run 1:
==> flow/design.v (excerpt) <==
module ALU_TOP 
  #(parameter INDATA_WIDTH=16,
              Arithmatic_width=INDATA_WIDTH+INDATA_WIDTH,
              Logic_Width= INDATA_WIDTH,
              Shift_Width=INDATA_WIDTH,
              CMP_Width=3
  )
(
input wire [INDATA_WIDTH-1:0]           A,
input wire [INDATA_WIDTH-1:0]           B,
input wire [3:0]                        ALU_FUN,
input wire                              CLK,
input wire                              RST,
output wire [Arithmatic_width-1:0]      Arith_OUT,
output wire [Logic_Width-1:0]           Logic_OUT,
output wire [Shift_Width-1:0]           Shift_OUT,
output wire [CMP_Width-1:0]             CMP_OUT,
output wire                             Arith_FLAG,
output wire                             Carry_OUT,
output wire                             Logic_FLAG,
output wire                             Shift_FLAG,
output wire                             CMP_FLAG
);
wire                  Arith_enable ;
wire                  Logic_enable ;
wire                  Shift_enable ;
wire                  CMP_enable ;
Decoder mapping_Decoder(
.IN(ALU_FUN[3:2]),
.OUT({Shift_enable,CMP_enable,Logic_enable,Arith_enable})
);
ARITHMATIC_UNIT #(.IN_DATA_WIDTH(INDATA_WIDTH),.OUT_DATA_WIDTH(Arithmatic_width))mapping_Arith
(
.A(A),
.B(B),
.ALU_FUN(ALU_FUN[1:0]),
.Clk(CLK),
.RST(RST),
.Arithmaitc_Enable(Arith_enable),
.Arith_out(Arith_OUT),
.Arith_Flag(Arith_FLAG),
.Carry_out(Carry_OUT)
);
LOGIC_UNIT #(.IN_DATA_WIDTH(INDATA_WIDTH),.OUT_DATA_WIDTH(Logic_Width))mapping_Logic
(
.A(A),
.B(B),
.ALU_FUN(ALU_FUN[1:0]),
.Clk(CLK),
.RST(RST),
.LOGIC_Enable(Logic_enable),
.LOGICAL_out(Logic_OUT),
.LOGICAL_Flag(Logic_FLAG)
);
SHIFT_UNIT  #(.IN_DATA_WIDTH(INDATA_WIDTH),.OUT_DATA_WIDTH(Shift_Width))mapping_Shift
(
.A(A),
.B(B),
.ALU_FUN(ALU_FUN[1:0]),
.Clk(CLK),
.RST(RST),
.SHIFT_Enable(Shift_enable),
.SHIFT_OUT(Shift_OUT),
.SHIFT_FLAG(Shift_FLAG)
);
CMP_UNIT #(.IN_DATA_WIDTH(INDATA_WIDTH),.OUT_DATA_WIDTH(CMP_Width))mapping_Cmp
(
.A(A),
.B(B),
.ALU_FUN(ALU_FUN[1:0]),
.Clk(CLK),
.RST(RST),
.CMP_Enable(CMP_enable),
.CMP_out(CMP_OUT),
.CMP_Flag(CMP_FLAG)
);
endmodule
export LEC_CHECK = 0
export ABC_AREA = 1
export CAP_MARGIN = 20
export CORE_MARGIN = 2
export CORE_UTILIZATION = 72
export PLACE_DENSITY = 0.37
export SETUP_SLACK_MARGIN = 3.13
export SLEW_MARGIN = 5
create_clock -name core_clock -period 51.6 [get_ports {CLK}]
run.sh (not shown) runs the stock make flow with config.mk's settings and CLKGATE_MAP_FILE=.
Run 1 did not run to completion, as it errored out during detailed placement.
### run 1 -> run 2
-- flow/config.mk --
<<< run 1, line 8
export ABC_AREA = 1
>>> run 2, line 8
<<< run 1, line 11
export CORE_UTILIZATION = 72
export PLACE_DENSITY = 0.37
export SETUP_SLACK_MARGIN = 3.13
export SLEW_MARGIN = 5
>>> run 2, line 10
export CORE_UTILIZATION = 24
export SLEW_MARGIN = 20
export TNS_END_PERCENT = 40
==> flow/constraint.sdc <==
create_clock -name core_clock -period 110.0 [get_ports {CLK}]
set_input_delay 22.0000 -clock core_clock [delete_from_list [all_inputs] [get_ports {CLK}]]
set_output_delay 22.0000 -clock core_clock [all_outputs]
set_load 0.01 [all_outputs]
### Flow results
Summary of run 1 and run 2: one run falls short of a clean finish, namely run 1.
In the metrics for run 2 and run 1, the one carrying the higher area fraction in compound gates is run 2.
Diff run 1 -> run 2: synthesized area lost 3.5%, sequential-to-total area share from yosys stat now larger, cell count in the Yosys report decreased by 1015 relative to the old numbers.
From run 1 to run 2, proportion of synthesized flip-flops having asynchronous set or reset did not move at all.
Going from run 1 to run 2, instance count of the mapped netlist shrinks by 1015.
Relative to run 1, post-synthesis mux area share has increased by 4.4 points in run 2.
Edits applied to the flow inputs when going from run 2 to run 3:
-- flow/config.mk --
<<< run 2, line 10
export CORE_UTILIZATION = 24
>>> run 3, line 10
export CORE_UTILIZATION = 68
export CTS_CLUSTER_DIAMETER = 323
Notes after the runs:
Run 3 reached the end of the flow, and the finished layout is clean on the timing, DRC and antenna checks.
Compared with run 2, run 3 shows number of cells on the critical path higher by 11.
Run 2 → run 3: total cell area at the placement stage moved down; minimum setup slack in the final design moved down; sequential share of layout area moved up.
When run 3 is set beside run 2, its via density per instance turns out to be 28% larger.
Changes in run 4 relative to run 3:
-- flow/config.mk --
<<< run 3, line 9
>>> run 4, line 9
export CELL_PAD_IN_SITES_GLOBAL_PLACEMENT = 1
<<< run 3, line 10
export CORE_UTILIZATION = 68
export CTS_CLUSTER_DIAMETER = 323
>>> run 4, line 11
export CORE_UTILIZATION = 58
export CTS_CLUSTER_DIAMETER = 64
export CTS_CLUSTER_SIZE = 99
export SETUP_SLACK_MARGIN = -2.0
--- outcome ---
Worst setup slack in run 4 is 810 ps lower than in run 3. Fmax sits lower in run 4 than in run 3. The lower total met2 wirelength after detailed routing of run 4 and run 3 is in run 4. Run 3 -> run 4: final standard cell area without fillers decreased slightly. In the metrics for run 4 and run 3, the one carrying the lower post-cts resize count is run 4. Changes observed in run 4 relative to run 3: layout filler cell count saw an increase, number of non-clock buffers in the layout saw a decrease, first-iteration DRC count saw a decrease, overall die area saw an increase, global placement routability congestion saw a decrease.
